==> run P: inputs <==
Design system, start of the top module:
module system (clk, rst, ROM_IF_Q, ROM_W_Q, RAM_Q, ROM_IF_A, ROM_W_A,
  ROM_IF_OE, ROM_W_OE, RAM_A, RAM_WE, RAM_OE, RAM_D, done);
make LEC_CHECK=0 CAP_MARGIN=20 CELL_PAD_IN_SITES_GLOBAL_PLACEMENT=2 CORE_ASPECT_RATIO=1.85 CORE_MARGIN=7 CORE_UTILIZATION=40 MAX_ROUTING_LAYER=met4 SLEW_MARGIN=20 finish   # period 12.0 ns
run.sh (not shown) runs the stock make flow with config.mk's settings and CLKGATE_MAP_FILE=.
==> inputs of run D, as changes to run P <==
CELL_PAD_IN_SITES_GLOBAL_PLACEMENT = unset   (was 2)
CORE_ASPECT_RATIO = unset   (was 1.85)
CORE_MARGIN = 2   (was 7)
CORE_UTILIZATION = 72   (was 40)
CTS_CLUSTER_DIAMETER = 101   (was unset)
CTS_CLUSTER_SIZE = 13   (was unset)
MAX_ROUTING_LAYER = unset   (was met4)
PLACE_DENSITY_LB_ADDON = 0.18   (was unset)
SETUP_SLACK_MARGIN = 4.52   (was unset)
==> flow/constraint.sdc (replaced) <==
create_clock -name core_clock -period 15.2 [get_ports {clk}]
set_input_delay 3.0400 -clock core_clock [delete_from_list [all_inputs] [get_ports {clk}]]
set_output_delay 3.0400 -clock core_clock [all_outputs]
set_load 0.01 [all_outputs]
==> comparison table <==
Result of the run: run P complete, but fails checks; run D complete, but fails checks
Violated checks: run P negative setup slack; run D negative setup slack
Worst Reg-to-Reg Cells: run P 13; run D 10
DIE WIDTH: run P 419.1 µm; run D 414.7 µm
Number of well-tap cells placed: run P 4016; run D 2204
Global router's overall resource usage: run P 28.87%; run D 42.15%
Placed Instance Area: run P 141900 µm²; run D 135100 µm²
Internal: run P 2.244 mW; run D 1.596 mW
Final non-clock buffer share: run P 11.75%; run D 8.931%
Met2 layer wire length in the routed design: run P 249300 µm; run D 168800 µm
Portion of the clock cycle consumed by the worst path in the final layout: run P 143.9%; run D 120.2%
Worst setup path startpoint: run P conv2.weight[2][7]$_DFFE_PP0P_; run D conv2.feature[2][4]$_DFFE_PP0P_
Relative area of clock buffers and inverters in the final design: run P 1.115%; run D 0.8896%
Repair and plain buffers: run P 2136; run D 1580
Final standard cell utilization of the core: run P 48.32%; run D 82.33%
Multi-input gate share of the layout cell area: run P 70.02%; run D 73.68%

==> 10-23: inputs <==
==> flow/design.v <==
module conv(clk,rst,clear,w_w,w_in,if_w,if_in,out);
 input	clk;
 input	rst;
 input	clear;
 input	w_w;
 input	if_w;	
 input [16-1:0] w_in;
 input [16-1:0] if_in;
 output signed [16*2+1:0]out;
 wire signed [16*2:0]out1;
 reg signed [16-1:0] weight [2:0];
 reg signed [16-1:0] feature [2:0];
 always@(posedge rst  or posedge clk)
begin
if(rst)
begin
weight[0]<=16'd0;
weight[1]<=16'd0;
weight[2]<=16'd0;
feature[0]<=16'd0;
feature[1]<=16'd0;
feature[2]<=16'd0;
end
else if(clear)
begin
weight[0]<=16'd0;
weight[1]<=16'd0;
weight[2]<=16'd0;
feature[0]<=16'd0;
feature[1]<=16'd0;
feature[2]<=16'd0;
end
else
begin
if(w_w==1'b1 )
begin
weight[0]<=weight[1];
weight[1]<=weight[2];
weight[2]<=w_in;
end
if(if_w==1'b1 )
begin
feature[0]<=feature[1];
feature[1]<=feature[2];
feature[2]<=if_in;
end
end
end
assign out1 = weight[2]*feature[2]+weight[1]*feature[1]+weight[0]*feature[0];
assign out  ={out1[32],out1};
endmodule
module sat_adder(in0, in1, in2, sum);
input  signed[33:0]	in0, in1, in2;
output signed[15:0]	sum;
wire signed[35:0]temp=(in0+in1+in2);
assign sum=($signed(temp)>$signed(36'd255))?16'd255:($signed(temp)<$signed(36'd0))?16'd0:temp[15:0];
endmodule
module Controller (clk, rst, ROM_IF_A, ROM_W_A, ROM_IF_OE, ROM_W_OE, RAM_A, 
					RAM_WE, RAM_OE, sel_if, sel_w, clear, done);
  parameter INIT    = 3'b000,READ_W=3'b001,WRITE=3'b010,READ_C=3'b011,READ_9=3'b100,Done=3'b101;
  input         clk;
  input         rst;
  output reg [19:0] ROM_IF_A, ROM_W_A;
  output reg		ROM_IF_OE, ROM_W_OE;
  output reg [19:0] RAM_A;
  output reg		RAM_WE;
  output reg		RAM_OE;
  output reg [2:0]  sel_if, sel_w;
  output reg		clear;
  output reg 		done;
  reg	[2:0] tsel_if, tsel_w;
  reg   [2:0]  state,n_state;
  reg	[19:0] column;
  reg   [19:0]  row;
  reg   [3:0]	counter;
always@(posedge clk or posedge rst)begin 
if(rst)
	state<=INIT;
else
	state<=n_state;
end
always@(posedge clk or posedge rst)begin 
  if(rst)begin
    counter<=4'd0;
  end
else if(state==READ_W && counter==4'd9)
      counter<=4'd0;
  else if(state==READ_W)
     counter<=counter+4'd1;
  else if(state==READ_C)
     counter<=counter+4'd1;
  else if(state==READ_9)
     counter<=counter+4'd1;
  else if(state==WRITE || state==INIT)
     counter<=4'd0;
end
always@(*)begin 
    if(state==INIT)begin
    sel_w=3'b0;
      sel_if=3'b0;
end
else if(state==READ_W)
	begin
if(counter==4'd0)begin
                  sel_w=3'b000;
		  sel_if=3'b000;
              end
else  if(counter==4'd1)begin
  			sel_w=3'b001;
		  sel_if=3'b001;
end
else if(counter==4'd2)begin
  			sel_w=3'b001;
		  sel_if=3'b001;
end
else if(counter==4'd3)begin
  			sel_w=3'b001;
		  sel_if=3'b001;
end
else   if(counter==4'd4)begin
                  sel_w=3'b010;
		  sel_if=3'b010;
              end
else   if(counter==4'd5)begin
                  sel_w=3'b010;
		  sel_if=3'b010;
              end
else   if(counter==4'd6)begin
                  sel_w=3'b010;
		  sel_if=3'b010;
              end
else  if(counter==4'd7)begin
                  sel_w=3'b100;
	          sel_if=3'b100;
              end
else  if(counter==4'd8)begin
                  sel_w=3'b100;
	          sel_if=3'b100;
              end
else  if(counter==4'd9)begin
                  sel_w=3'b100;
	          sel_if=3'b100;
              end
else begin
 	           sel_w=3'b100;
	          sel_if=3'b100;
    end
end
else if(state==READ_C)
	begin
          if(counter==4'd0)begin
                  sel_if=3'b000;
	            sel_w=3'b000;
              end
         else if(counter==4'd1)begin
                  sel_if=3'b001;
			sel_w=3'b000;
              end
         else if(counter==4'd2)begin
                  sel_if=3'b010;
			sel_w=3'b000;
              end
	 else if(counter==4'd3)begin
                  sel_if=3'b100;
			sel_w=3'b000;
              end
else  begin
			sel_if=3'b100;
			sel_w=3'b000;
end
    end
else if(state==READ_9)begin
if(counter==4'd0)begin
                  sel_w=3'b000;
		  sel_if=3'b000;
              end
else  if(counter==4'd1)begin
  			sel_w=3'b000;
		  sel_if=3'b001;
end
else if(counter==4'd2)begin
  			sel_w=3'b000;
		  sel_if=3'b001;
end
else if(counter==4'd3)begin
  			sel_w=3'b000;
		  sel_if=3'b001;
end
else   if(counter==4'd4)begin
                  sel_w=3'b000;
		  sel_if=3'b010;
              end
else   if(counter==4'd5)begin
                  sel_w=3'b000;
		  sel_if=3'b010;
              end
else   if(counter==4'd6)begin
                  sel_w=3'b000;
		  sel_if=3'b010;
              end
else  if(counter==4'd7)begin
                  sel_w=3'b000;
	          sel_if=3'b100;
              end
else  if(counter==4'd8)begin
                  sel_w=3'b000;
	          sel_if=3'b100;
              end
else  if(counter==4'd9)begin
                  sel_w=3'b000;
	          sel_if=3'b100;
              end
else begin
sel_w=3'b000;
	          sel_if=3'b100;
end
end
	else if(state==WRITE)
   begin
	          sel_if=3'b000;
                  sel_w=3'b000;
    end
     else
begin
		sel_if=3'b000;
                  sel_w=3'b000;
end
end
always@(*)begin 
if(state==INIT)
RAM_A=20'd0;
if(column==20'd0)
RAM_A=(row<<8)+column;
else
RAM_A=(row<<8)+(column-20'd2);
end
always@(*)begin 
if(state==INIT)
ROM_IF_A=20'd0;
 else   if(state==READ_W)begin
   if(counter==4'd0)begin
    ROM_IF_A=(row<<8)+(row<<1)+column;
   end
  else if(counter==4'd1)begin
    ROM_IF_A=(row<<8)+(row<<1)+(column+20'd1);
   end
   else if(counter==4'd2)begin
    ROM_IF_A=(row<<8)+(row<<1)+(column+20'd2);
   end
   else if(counter==4'd3)begin
    ROM_IF_A=((row+20'd1)<<8)+((row+20'd1)<<1)+column;
   end
    else if(counter==4'd4)begin
    ROM_IF_A=((row+20'd1)<<8)+((row+20'd1)<<1)+(column+20'd1);
   end
    else if(counter==4'd5)begin
    ROM_IF_A=((row+20'd1)<<8)+((row+20'd1)<<1)+(column+20'd2);
   end
    else if(counter==4'd6)begin
    ROM_IF_A=((row+20'd2)<<8)+((row+20'd2)<<1)+column;
   end
    else if(counter==4'd7)begin
    ROM_IF_A=((row+20'd2)<<8)+((row+20'd2)<<1)+(column+20'd1);
   end
    else if(counter==4'd8)begin
    ROM_IF_A=((row+20'd2)<<8)+((row+20'd2)<<1)+(column+20'd2);
   end
    else if(counter==4'd9)begin
    ROM_IF_A=((row+20'd2)<<8)+((row+20'd2)<<1)+(column+20'd2);
   end
else ROM_IF_A=((row+20'd2)<<8)+((row+20'd2)<<1)+(column+20'd2);
   end
   else if(state==READ_9)begin
    if(counter==4'd0)begin
    ROM_IF_A=(row<<8)+(row<<1)+column;
   end
  else if(counter==4'd1)begin
    ROM_IF_A=(row<<8)+(row<<1)+(column+20'd1);
   end
   else if(counter==4'd2)begin
    ROM_IF_A=(row<<8)+(row<<1)+(column+20'd2);
   end
   else if(counter==4'd3)begin
    ROM_IF_A=((row+20'd1)<<8)+((row+20'd1)<<1)+column;
   end
    else if(counter==4'd4)begin
    ROM_IF_A=((row+20'd1)<<8)+((row+20'd1)<<1)+(column+20'd1);
   end
    else if(counter==4'd5)begin
    ROM_IF_A=((row+20'd1)<<8)+((row+20'd1)<<1)+(column+20'd2);
   end
    else if(counter==4'd6)begin
    ROM_IF_A=((row+20'd2)<<8)+((row+20'd2)<<1)+column;
   end
    else if(counter==4'd7)begin
    ROM_IF_A=((row+20'd2)<<8)+((row+20'd2)<<1)+(column+20'd1);
   end
    else if(counter==4'd8)begin
    ROM_IF_A=((row+20'd2)<<8)+((row+20'd2)<<1)+(column+20'd2);
   end
    else if(counter==4'd9)begin
    ROM_IF_A=((row+20'd2)<<8)+((row+20'd2)<<1)+(column+20'd2);
   end
else ROM_IF_A=((row+20'd2)<<8)+((row+20'd2)<<1)+(column+20'd2);
    end   
   else if(state==READ_C)begin
          if(counter==4'd0)begin
             ROM_IF_A=(row<<8)+(row<<1)+column;
          end
         else if(counter==4'd1)begin
             ROM_IF_A=((row+20'd1)<<8)+((row+20'd1)<<1)+column;
          end
         else if(counter==4'd2)begin
             ROM_IF_A=((row+20'd2)<<8)+((row+20'd2)<<1)+column;
          end
	 else if(counter==4'd3)begin
             ROM_IF_A=((row+20'd2)<<8)+((row+20'd2)<<1)+column;
          end
         else
 ROM_IF_A=((row+20'd2)<<8)+((row+20'd2)<<1)+column;
   end
else
ROM_IF_A=20'd0;
end
always@(*)begin 
   if(state==INIT)
ROM_W_A=20'd0;
 else   if(state==READ_W)begin
          if(counter==4'd0)begin
             ROM_W_A=20'd0;
              end
         else if(counter==4'd1)begin
             ROM_W_A=20'd1;
              end
         else if(counter==4'd2)begin
             ROM_W_A=20'd2;
              end
         else if(counter==4'd3)begin
             ROM_W_A=20'd3;
              end
         else if(counter==4'd4)begin
             ROM_W_A=20'd4;
              end
         else if(counter==4'd5)begin
             ROM_W_A=20'd5;
              end
         else if(counter==4'd6)begin
             ROM_W_A=20'd6;
              end
         else if(counter==4'd7)begin
             ROM_W_A=20'd7;
              end
         else if(counter==4'd8)begin
             ROM_W_A=20'd8;
              end
	else if(counter==4'd9)begin
	ROM_W_A=20'd8;
	end
else ROM_W_A=20'd8;
    end   
else
ROM_W_A=20'd0;
end
always@(posedge clk or posedge rst)begin 
  if(rst)begin
     column<=20'd0;
	 row<=20'd0;
  end
else if (column==20'd0 && state==WRITE)
begin
column<=column+20'd3;
end
  else if(state==WRITE && column==20'd257)begin
        column<=20'd0;
        row<=row+20'd1;
   end
  else if(state==WRITE)
   column<=column+20'd1;
  else if(state==READ_C)
  row<=row;
end
always@(*)begin 
  case(state)
       INIT:begin
            n_state=READ_W;
end
       READ_W:begin
                  if(counter==4'd9)
                     n_state=WRITE;
                  else
                     n_state=READ_W;
              end
       READ_C:begin
                  if(counter==4'd3)
                     n_state=WRITE;
                  else
                     n_state=READ_C;
              end
       READ_9:begin
                  if(counter==4'd9)
                     n_state=WRITE;
                  else
                     n_state=READ_9;
              end
       WRITE:begin
                  if(column==20'd257&&row==20'd255)
                     n_state=Done;
                  else if(column==20'd257)
                     n_state=READ_9;
                  else
                     n_state=READ_C;
              end
       Done:n_state=INIT;    
 default:n_state=Done;
endcase
end
always@(*)begin  
case(state)
INIT:begin
	ROM_IF_OE=1'b0;
	ROM_W_OE=1'b0;
	RAM_WE=1'b0;
	RAM_OE=1'b0;
	clear=1'b0;
	done=1'b0;
	end
READ_W:begin
        ROM_IF_OE=1'b1;
	ROM_W_OE=1'b1;
	RAM_WE=1'b0;
	RAM_OE=1'b0;
	clear=1'b0;
	done=1'b0;
      end
WRITE:begin
      ROM_IF_OE=1'b0;
	ROM_W_OE=1'b0;
	RAM_WE=1'b1;
	RAM_OE=1'b0;
	clear=1'b0;
	done=1'b0;
	end
READ_C:begin
      ROM_IF_OE=1'b1;
	ROM_W_OE=1'b0;
	RAM_WE=1'b0;
	RAM_OE=1'b0;
	clear=1'b0;
	done=1'b0;
	end
READ_9:begin
      ROM_IF_OE=1'b1;
	ROM_W_OE=1'b0;
	RAM_WE=1'b0;
	RAM_OE=1'b0;
	clear=1'b0;
	done=1'b0;
	end
Done:begin
      ROM_IF_OE=1'b0;
	ROM_W_OE=1'b0;
	RAM_WE=1'b0;
	RAM_OE=1'b0;
	clear=1'b0;
	done=1'b1;
	end
default:begin
	ROM_IF_OE=1'b0;
	ROM_W_OE=1'b0;
	RAM_WE=1'b0;
	RAM_OE=1'b0;
	clear=1'b0;
	done=1'b0;
	end
endcase
end
endmodule
`timescale 1ns/10ps
module system (clk, rst, ROM_IF_Q, ROM_W_Q, RAM_Q, ROM_IF_A, ROM_W_A,
  ROM_IF_OE, ROM_W_OE, RAM_A, RAM_WE, RAM_OE, RAM_D, done);
  input         clk;
  input         rst;
  input  [15:0] ROM_IF_Q, ROM_W_Q;
  input  [15:0] RAM_Q;
  output [19:0] ROM_IF_A, ROM_W_A;
  output		ROM_IF_OE, ROM_W_OE;
  output [19:0] RAM_A;
  output        RAM_WE;
  output        RAM_OE;
  output [15:0] RAM_D;
  output        done;
  wire [2:0]  sel_if, sel_w;
  wire 		  clear;
  wire [33:0]	out0, out1, out2;
  conv conv1 (
  .clk(clk), .rst(rst), .clear(clear), .w_w(sel_w[0]), .w_in(ROM_W_Q), .if_w(sel_if[0]), .if_in(ROM_IF_Q), .out(out0));
  conv conv2 (
  .clk(clk), .rst(rst), .clear(clear), .w_w(sel_w[1]), .w_in(ROM_W_Q), .if_w(sel_if[1]), .if_in(ROM_IF_Q), .out(out1));
  conv conv3 (
  .clk(clk), .rst(rst), .clear(clear), .w_w(sel_w[2]), .w_in(ROM_W_Q), .if_w(sel_if[2]), .if_in(ROM_IF_Q), .out(out2));
  sat_adder a1 (
  .in0(out0), .in1(out1), .in2(out2), .sum(RAM_D));
  Controller c1(
  .clk(clk), .rst(rst), .ROM_IF_A(ROM_IF_A), .ROM_W_A(ROM_W_A), .ROM_IF_OE(ROM_IF_OE),
  .ROM_W_OE(ROM_W_OE), .RAM_A(RAM_A), .RAM_WE(RAM_WE), .RAM_OE(RAM_OE), .sel_if(sel_if),
  .sel_w(sel_w), .clear(clear), .done(done));
endmodule
==> flow/run.sh <==
#!/bin/bash
# the make line also repeats each setting of config.mk as NAME=value (left out here)
make -C /OpenROAD-flow-scripts/flow DESIGN_CONFIG=/design/flow/config.mk WORK_HOME=/design/flow/orfs CLKGATE_MAP_FILE= finish
==> flow/config.mk <==
export PLATFORM = sky130hd
export DESIGN_NAME = system
export DESIGN_NICKNAME = system
export VERILOG_FILES = /design/flow/design.v
export SDC_FILE = /design/flow/constraint.sdc
export NUM_CORES = 4
export LEC_CHECK = 0
export ABC_AREA = 1
export CAP_MARGIN = 20
export CORE_MARGIN = 2
export CORE_UTILIZATION = 68
export SLEW_MARGIN = 20
==> flow/constraint.sdc <==
create_clock -name core_clock -period 7.72 [get_ports {clk}]
set_input_delay 1.5440 -clock core_clock [delete_from_list [all_inputs] [get_ports {clk}]]
set_output_delay 1.5440 -clock core_clock [all_outputs]
set_load 0.01 [all_outputs]
==> 12-21: changes against 10-23 <==
- ABC_AREA: 1 -> default
- CELL_PAD_IN_SITES_GLOBAL_PLACEMENT: default -> 1
- CORE_MARGIN: 2 -> 9
- CORE_UTILIZATION: 68 -> 40
- GPL_ROUTABILITY_DRIVEN: default -> 1
- GPL_TIMING_DRIVEN: default -> 0
- PLACE_DENSITY_LB_ADDON: default -> 0.11
- SLEW_MARGIN: 20 -> 40
- TNS_END_PERCENT: default -> 35
==> flow/constraint.sdc (replaced) <==
create_clock -name core_clock -period 17.0 [get_ports {clk}]
set_input_delay 3.4000 -clock core_clock [delete_from_list [all_inputs] [get_ports {clk}]]
set_output_delay 3.4000 -clock core_clock [all_outputs]
set_load 0.01 [all_outputs]
==> comparison <==
Between 10-23 and 12-21, the lower synthesized area is in 12-21 (gap about 2%, measured against 12-21).
12-21 completed and failed the layout checks on negative setup slack. 10-23 stopped in global routing.
Synthesized cell count: 10-23 is larger than 12-21 (16%).
In 12-21 the die size is higher than in 10-23, by about 74%.
==> figures <==
Chip area from the yosys synthesis statistics: 12-21 121500 sq um; 10-23 123900 sq um
Synthesized-area fraction occupied by adder cells: 12-21 0.5388; 10-23 0.5283
Run status: 12-21 finished with violations; 10-23 stopped before the end
Failing step: 12-21 -; 10-23 global routing
Layout check failures: 12-21 negative setup slack; 10-23 -
Area fraction of the dominant cell type after synthesis: 12-21 0.4298; 10-23 0.4215
Placeable core region: 12-21 301000 sq um; 10-23 180900 sq um
Xor/xnor share of the synthesized area: 12-21 0.04445; 10-23 0.04022
Die height: 12-21 569.1 um; 10-23 430.8 um
Floorplan core density: 12-21 0.4035; 10-23 0.6846
Placed wire-length estimate after detailed placement: 12-21 349.4 mm; 10-23 389.6 mm
Site row count: 12-21 201; 10-23 156
Mean area per synthesized cell: 12-21 9.190 sq um; 10-23 8.045 sq um
Number of unique standard cell types used by synthesis: 12-21 99; 10-23 68
Post-cts gate resize count: 12-21 945; 10-23 486
Share of synthesized cell area in and, or, nand and nor gates: 12-21 0.1405; 10-23 0.1316
Post-CTS setup repair buffer count: 12-21 205; 10-23 95
Number of buffers added by the clock tree synthesis step: 12-21 47; 10-23 49
Number of cells in the yosys synthesis report: 12-21 13217; 10-23 15397
Synthesized netlist cell count: 12-21 13217; 10-23 15397
Power figures rest on the tool's default switching activity, not on a simulated workload.
